// LASER
module LASER (
    input CLK,
    input RST,
    input [3:0] X,
    input [3:0] Y,
    output reg [3:0] C1X,
    output reg [3:0] C1Y,
    output reg [3:0] C2X,
    output reg [3:0] C2Y,
    output reg DONE);
==> flow/config.mk <==
export PLATFORM = sky130hd
export DESIGN_NAME = LASER
export DESIGN_NICKNAME = LASER
export VERILOG_FILES = /design/flow/design.v
export SDC_FILE = /design/flow/constraint.sdc
export NUM_CORES = 4
export LEC_CHECK = 0
export CAP_MARGIN = 20
export CORE_MARGIN = 2
export CORE_UTILIZATION = 67
export CTS_CLUSTER_SIZE = 18
export SETUP_SLACK_MARGIN = -0.25
export SLEW_MARGIN = 20
==> flow/constraint.sdc <==
create_clock -name core_clock -period 3.51 [get_ports {CLK}]
set_input_delay 0.7020 -clock core_clock [delete_from_list [all_inputs] [get_ports {CLK}]]
set_output_delay 0.7020 -clock core_clock [all_outputs]
set_load 0.01 [all_outputs]
run.sh (not shown) runs the stock make flow with config.mk's settings and CLKGATE_MAP_FILE=.
The first run ran to the end with violations: negative setup slack.
Edit:
Settings changed: ABC_AREA set to 0, CTS_CLUSTER_SIZE 18 to 15, SETUP_SLACK_MARGIN -0.25 to 1.03.
What happened:
- The changed run finished but fails on negative setup slack
- clock power drops by about 1%
- synthesized area does not change
- global-route usage drops by 1.6 points
- sequential share of layout area drops by 0.14 points
- power climbs by about 0.35%
- design area climbs by 0.32%
Edit:
Settings changed: ABC_AREA 0 to 1, CORE_UTILIZATION 67 to 68, CTS_CLUSTER_SIZE 15 to not set, SETUP_SLACK_MARGIN 1.03 to not set.
Clock period 3.51 ns to 7.55 ns, I/O delays scaled along.
The changed run finished clean.
Maximum frequency came out lower by 5.1%.
Power came out lower by 65%.
Sequential share of layout area came out higher by 7.0 points.
Combinational power came out lower by 73%.
Design area came out lower by 13%.
Global-route usage came out lower by 8.2 points.
Register-to-register slack gains 3.7 ns.
Setup slack gains 3.7 ns.
Via count came out lower by 6.1%.
Routed wire length came out lower by 28%.
Edit:
Settings changed: ABC_AREA 1 to not set, CORE_UTILIZATION 68 to 71, PLACE_DENSITY set to 0.65, SETUP_SLACK_MARGIN set to 1.57.
Clock period 7.55 ns to 5.43 ns, I/O delays scaled along.
After rerunning: Now the flow ran to the end with violations: negative setup slack; power rose by 89%; routed wire length increases by 83%; setup slack got worse by 2.5 ns; die size decreases by 6.4%; critical path depth rose by 2; via count rose by 23%; first-iteration DRC count is higher to 2.9 times its value; combinational power rose to 2.5 times its value; hold slack degrades by 0.0064 ns; final cell count shrinks by 8.9%; cell area goes up by 13%.
Edit:
Settings changed: CORE_UTILIZATION 71 to 72, PLACE_DENSITY 0.65 to 0.67, SETUP_SLACK_MARGIN 1.57 to -0.32.
=> The changed run finished but fails on negative setup slack. Global-route usage rises by 1.8 points. First-iteration DRC count grows by 6.5%. Die area went down by 1.4%. Sequential share of layout area climbs by 0.90 points. Hold slack gains 0.0083 ns. Power went down by 0.95%. Synthesized area does not change. Final cell count barely changes. Utilization decreases by 0.92 points. Sequential cell count stays the same. Count of clock-buffer cells in the layout came out higher by 2.


Starting RTL as in the previous note.
export LEC_CHECK = 0
export ABC_AREA = 1
export CAP_MARGIN = 20
export CORE_MARGIN = 2
export CORE_UTILIZATION = 70
export CTS_CLUSTER_DIAMETER = 229
export CTS_CLUSTER_SIZE = 15
export PLACE_DENSITY_LB_ADDON = 0.13
export SETUP_SLACK_MARGIN = -0.18
export SLEW_MARGIN = 20
create_clock -name core_clock -period 3.51 [get_ports {CLK}]
The first run completed, yet does not pass: negative setup slack.
Rerun with:
Settings changed: CORE_UTILIZATION 70 to 72, CTS_CLUSTER_DIAMETER 229 to unset, CTS_CLUSTER_SIZE 15 to unset, PLACE_DENSITY_LB_ADDON 0.13 to unset, SETUP_SLACK_MARGIN -0.18 to unset.
Clock period 3.51 ns to 7.55 ns, I/O delays scaled along.
Result: The new run ran to the end with no violations; global-route usage came out lower by 7.7 points; sequential cell count stays the same; core utilization came out lower by 8.6 points; die size came out lower by 2.7%; total power came out lower by 60%; worst hold slack barely changes; clock-buffer cell count came out higher by 5; routed wire length came out lower by 29%; final cell count came out lower by 11%; worst setup slack improves by 3.4 ns; critical path depth came out lower by 6.
Rerun with:
Settings changed: CORE_UTILIZATION 72 to 70, PLACE_DENSITY_LB_ADDON set to 0.13, SETUP_SLACK_MARGIN set to -0.18.
Clock period 7.55 ns to 5.4 ns, I/O delays scaled along.
After rerunning: Now the flow finished with negative setup slack left. Die area climbs by a few percent. Design area climbs by roughly a tenth. Register-to-register slack degrades by 0.96 ns. Total power climbs by well over a third. Worst setup slack degrades by 0.96 ns. Synthesized area is unchanged.
Rerun with:
Settings changed: ABC_AREA 1 to unset, CORE_UTILIZATION 70 to 64, PLACE_DENSITY_LB_ADDON 0.13 to unset, SETUP_SLACK_MARGIN -0.18 to unset.
Clock period 5.4 ns to 3.51 ns, I/O delays scaled along.
The new run completed, yet does not pass: negative setup slack.
Clock-buffer cell count goes down by 4.
Via count falls by 18%.
Worst setup slack degrades by 2.2 ns.
First-iteration DRC count falls by 55%.
Synthesized cell count drops by 24%.
Design area came out higher by 0.74%.
Power is higher by 62%.
Wire length falls by 18%.
Global-route usage decreases by 6.3 points.
Final cell count fell by 12%.
Non-clock buffer count rises by 109.
Power figures rest on the tool's default switching activity, not on a simulated workload.
